Setup of P:
==> flow/design.v (excerpt) <==
module byte_unit_top (
  input clk,
  input rstn,
  output  [7:0] imem_addr,
  input  [20:0] imem_data,
  output  [7:0] dmem_addr,
  output        dmem_we,
  output [15:0] dmem_wdata,
  input  [15:0] dmem_rdata,
  input  sema_valid_i,  
  input  sema_data_i,   
  output sema_ready_o,  
  input  sema_is_empty_i,  
  output sema_write_o,     
  output sema_data_o,      
  output halted
);
Size in the first run: roughly 490 flip-flops, roughly 79 I/O pins, about 29000 µm² of cells after synthesis.
Settings: LEC_CHECK=0, ABC_AREA=1, CAP_MARGIN=5, CELL_PAD_IN_SITES_DETAIL_PLACEMENT=0, CELL_PAD_IN_SITES_GLOBAL_PLACEMENT=0, CORE_MARGIN=2, CORE_UTILIZATION=72, CTS_CLUSTER_DIAMETER=246, CTS_CLUSTER_SIZE=47, PLACE_DENSITY=0.65, SETUP_SLACK_MARGIN=0.75, SLEW_MARGIN=20; clock period 2.67 ns.
run.sh (not shown) runs the stock make flow with config.mk's settings and CLKGATE_MAP_FILE=.
Tool error GRT-0232 stopped P during global routing; no final results.
Relative to P, the following input files were edited for Q:
Settings: CELL_PAD_IN_SITES_GLOBAL_PLACEMENT: 0 -> unset; ABC_AREA: 1 -> unset; PLACE_DENSITY: 0.65 -> unset; SETUP_SLACK_MARGIN: 0.75 -> unset; CAP_MARGIN: 5 -> 20; CORE_UTILIZATION: 72 -> 40; CTS_CLUSTER_DIAMETER: 246 -> unset; CTS_CLUSTER_SIZE: 47 -> unset; CELL_PAD_IN_SITES_DETAIL_PLACEMENT: 0 -> unset; the clock period (ns, I/O delays scaled along): 2.67 -> 3.9.
==> comparison <==
The flow ended early for P: it failed with a tool error in global routing. Q: no failed stages, no open violations at the end. Re share of the synthesized netlist area taken by xor and xnor gates: Q is 0.42 points up on P. Diff P -> Q: multiplexer share of the synthesized area now sits higher, number of hold-repair buffers added at the cts stage now sits lower, area after synthesis now sits lower. Summary — placed instance count, Q relative to P: lower, by 821. P has a higher share of synthesized cell area in and, or, nand and nor gates than Q. Q: synthesized instance count is 1173 lower than what P reported. Summary of the comparison: number of post-CTS setup repair buffers is lower in Q, relative to P. P reports its prevailing logic family in the synthesized netlist as simple AND/OR/NAND/NOR gates while Q reports AND-OR/OR-AND gates. | adder-cell area share of the yosys netlist | Q vs P | ≈ equal |.
[inputs] R vs Q
Settings: TNS_END_PERCENT: unset -> 5; CTS_CLUSTER_SIZE: unset -> 97; CTS_CLUSTER_DIAMETER: unset -> 222; SETUP_SLACK_MARGIN: unset -> 0.33; ABC_AREA: unset -> 1; CORE_ASPECT_RATIO: unset -> 0.5; CORE_UTILIZATION: 40 -> 72; PLACE_DENSITY: unset -> 0.39; the clock period (ns, I/O delays scaled along): 3.9 -> 2.17.
Notes after the runs:
From Q to R the numbers moved as follows: area after synthesis higher, proportion of synthesized chip area in sequential cells lower, post-synthesis share of cell area spent on and-or and or-and gates higher. The flow ended early for R: it failed with a tool error in global routing.
[inputs] S vs R
Settings: PLACE_DENSITY no longer set, was 0.39; CORE_ASPECT_RATIO no longer set, was 0.5; CTS_CLUSTER_SIZE no longer set, was 97; ABC_AREA no longer set, was 1; TNS_END_PERCENT no longer set, was 5; CORE_UTILIZATION now 30, was 72; CTS_CLUSTER_DIAMETER no longer set, was 222; SETUP_SLACK_MARGIN no longer set, was 0.33; the clock period (ns, I/O delays scaled along) now 3.9, was 2.17.
==> results <==
- S | status: complete | timing, DRC, antenna: pass
- For number of instances in the synthesized netlist, dividing the value from R by the value from S gives 1.4.
- Number of placed instances, taps included delta for S relative to R: about 15% lower
- Yosys stat chip area was lower in the run labelled S.
- S vs R — number of rows in the core area climbed by more than 100%
- S: area after synthesis is about 2.2% lower than what R reported.
- Re unique cell type count in the Yosys netlist: S is 42 up on R.
- Number of buffers inserted during clock tree synthesis was lower in the run labelled R.
The inputs of T differ from those of S as listed below.
Settings: CORE_UTILIZATION now 72, was 30; CTS_CLUSTER_DIAMETER now 63, previously not set; the clock period (ns, I/O delays scaled along) now 2.6, was 3.9.
[summary]
T is listed as incomplete: the tool reported an error in global routing and the run ended there.
T against S: die span in y fell by about 35%; die size moved down; xor-xnor portion of the synthesized cell area held steady; chip width went down about 35%.
Diff S -> T: instance area after placement went up by 1400 µm²; area of the core saw a decrease.
